== fjord ==
// LearningMachine
module LearningMachine(input clk,rst, start, input [6:0] x1Data,x2Data, input [1:0] tData, output[1:0] signYin, output[13:0] w1,w2,b,Yin,output ReadEn, Ready);
export LEC_CHECK = 0
export ABC_AREA = 0
export CAP_MARGIN = 20
export CORE_MARGIN = 2
export CORE_UTILIZATION = 72
export CTS_CLUSTER_DIAMETER = 215
export CTS_CLUSTER_SIZE = 32
export PLACE_DENSITY_LB_ADDON = 0.14
export SETUP_SLACK_MARGIN = -0.72
export SLEW_MARGIN = 20
create_clock -name core_clock -period 7.66 [get_ports {clk}]
run.sh (not shown) runs the stock make flow with config.mk's settings and CLKGATE_MAP_FILE=.
Although fjord finished all stages, its layout failed final checks on negative setup slack.
The following lists how juniper was set up differently from fjord:
# fjord
export LEC_CHECK = 0
export ABC_AREA = 0
export CAP_MARGIN = 20
export CORE_MARGIN = 2
export CORE_UTILIZATION = 72
export CTS_CLUSTER_DIAMETER = 215
export CTS_CLUSTER_SIZE = 32
export PLACE_DENSITY_LB_ADDON = 0.14
export SETUP_SLACK_MARGIN = -0.72
export SLEW_MARGIN = 20
create_clock -name core_clock -period 7.66 [get_ports {clk}]
# juniper
export LEC_CHECK = 0
export CAP_MARGIN = 20
export CORE_MARGIN = 2
export CORE_UTILIZATION = 40
export SLEW_MARGIN = 20
create_clock -name core_clock -period 12.0 [get_ports {clk}]
==> results <==
Looking at proportion of final cell area spent on non-clock buffers across fjord and juniper, the one that comes out higher is fjord.
Summary: with fjord as the reference, global-route wire length before repair in juniper moved down by more than 10%.
Delta(total stage count of the critical path, juniper - fjord) < 0
juniper packs its core looser than fjord.
juniper — sequential share of cell area 1.6 points higher, fjord as reference
juniper vs fjord: mean routed wirelength per cell down
Having completed the whole flow, juniper delivered a layout that passed the timing, DRC and antenna checks.

Starting RTL as in the previous note.
make LEC_CHECK=0 CAP_MARGIN=0 CELL_PAD_IN_SITES_DETAIL_PLACEMENT=1 CORE_ASPECT_RATIO=1.47 CORE_MARGIN=5 CORE_UTILIZATION=40 CTS_CLUSTER_SIZE=48 GPL_ROUTABILITY_DRIVEN=0 HOLD_SLACK_MARGIN=0.15 MAX_ROUTING_LAYER=met4 MIN_ROUTING_LAYER=met2 SLEW_MARGIN=30 finish   # period 13.0 ns
Rerun with:
Settings changed: CAP_MARGIN 0 to 20, CELL_PAD_IN_SITES_DETAIL_PLACEMENT 1 to not set, CORE_ASPECT_RATIO 1.47 to not set, CORE_MARGIN 5 to 2, CTS_CLUSTER_SIZE 48 to not set, GPL_ROUTABILITY_DRIVEN 0 to not set, HOLD_SLACK_MARGIN 0.15 to not set, MAX_ROUTING_LAYER met4 to not set, MIN_ROUTING_LAYER met2 to not set, SLEW_MARGIN 30 to 20.
Clock period 13.0 ns to 9.33 ns, I/O delays scaled along.
Result:
- global-route usage falls by 15 points
- setup slack degrades by 2.9 ns
- critical path depth rises by 2
- worst hold slack degrades by 0.0078 ns
- register-to-register slack degrades by 2.9 ns
- utilization rises by 0.76 points

== run 1 ==
Starting RTL as in the previous note.
clock: 9.61 ns
lec_check: 0
cap_margin: 20
core_margin: 6
core_utilization: 55
cts_cluster_diameter: 351
gpl_timing_driven: 0
max_routing_layer: met4
min_routing_layer: met1
place_density_lb_addon: 0.06
setup_slack_margin: 2.22
slew_margin: 20
tns_end_percent: 55
Setup changes, run 1 to run 2
# run 1
export LEC_CHECK = 0
export CAP_MARGIN = 20
export CORE_MARGIN = 6
export CORE_UTILIZATION = 55
export CTS_CLUSTER_DIAMETER = 351
export GPL_TIMING_DRIVEN = 0
export MAX_ROUTING_LAYER = met4
export MIN_ROUTING_LAYER = met1
export PLACE_DENSITY_LB_ADDON = 0.06
export SETUP_SLACK_MARGIN = 2.22
export SLEW_MARGIN = 20
export TNS_END_PERCENT = 55
create_clock -name core_clock -period 9.61 [get_ports {clk}]
# run 2
export LEC_CHECK = 0
export CAP_MARGIN = 20
export CORE_MARGIN = 2
export CORE_UTILIZATION = 8
export SLEW_MARGIN = 20
create_clock -name core_clock -period 13.7 [get_ports {clk}]
## What came out
- Run 1 has lower pin count of the biggest net entering global routing than run 2.
- Compared with run 1, run 2 shows a lower non-clock buffer count.
- Run 2 vs. run 1: count of max-cap constraint violations shows no meaningful change; final area shows an increase of about 2.2%.
- Compared with run 1, placement density in the core of run 2 is lower.
- Per the final summary, run 1 finished and its layout is clean on timing, DRC and antenna.
- Run 2: flow completed, timing, DRC and antenna clean
- Of run 2 and run 1, the higher number of buffers inserted to repair setup after CTS belongs to run 1.
- Run 2 vs. run 1: number of global-route vias before repair went down by 483.
- Total core area (run 2 vs. run 1) increases by more than 100%
Relative to run 2, the following input files were edited for run 3:
# run 2
export LEC_CHECK = 0
export CAP_MARGIN = 20
export CORE_MARGIN = 2
export CORE_UTILIZATION = 8
export SLEW_MARGIN = 20
create_clock -name core_clock -period 13.7 [get_ports {clk}]
# run 3
export LEC_CHECK = 0
export CAP_MARGIN = 20
export CORE_MARGIN = 2
export CORE_UTILIZATION = 40
export GPL_ROUTABILITY_DRIVEN = 0
export MIN_ROUTING_LAYER = met2
export SLEW_MARGIN = 20
create_clock -name core_clock -period 12.0 [get_ports {clk}]
Notes after the runs:
Taking run 2 as the reference, in run 3 final core utilization has increased; design area lost about 13%; half-perimeter wire length after placement lost 28%; placed cell count saw a decrease; wire length went down 21%. Side by side, number of tap instances turned out lower in run 3 than in run 2. Going from run 2 to run 3, routed wire length per instance grew by more than half. Compare run 2 and run 3 | met1 usage in global routing higher: run 2. Total setup violations reported at the end of the flow came out exactly the same in run 2 and run 3. Completing all stages was not enough for run 3: its layout failed the final checks because of DRC. Number of core rows (run 2 / run 3): 2.3.
Relative to run 3, the following input files were edited for run 4:
# run 3
export LEC_CHECK = 0
export CAP_MARGIN = 20
export CORE_MARGIN = 2
export CORE_UTILIZATION = 40
export GPL_ROUTABILITY_DRIVEN = 0
export MIN_ROUTING_LAYER = met2
export SLEW_MARGIN = 20
create_clock -name core_clock -period 12.0 [get_ports {clk}]
# run 4
export LEC_CHECK = 0
export CAP_MARGIN = 20
export CORE_MARGIN = 2
export CORE_UTILIZATION = 40
export SLEW_MARGIN = 20
create_clock -name core_clock -period 5.92 [get_ports {clk}]
### Flow results
STATUS run=run 4 STAGES=ALL_DONE FINAL_CHECKS=FAILED CAUSE=setup timing. [run 4] sequential share of layout area fell 4.7 points relative to run 3. A highest routing layer actually used of met5 is what run 3 shows, while met4 belongs to run 4. Sort run 3 and run 4 by buffer count excluding the clock tree in the final layout, ascending, and run 3 comes first. Summary: time the final worst path needs with I/O delays and setup, run 4 better than run 3. Going from run 3 to run 4, post-layout utilization of the core grows by 13 points. The lower final cell count came out of run 3. On setup slack, run 4 does worse than run 3. Area of the multi-input gates (higher): run 4. Post-layout period usage of the worst path delta for run 4 relative to run 3: 52 points higher. Compared with run 3, routed wire length in run 4 increased by a little under 10%.
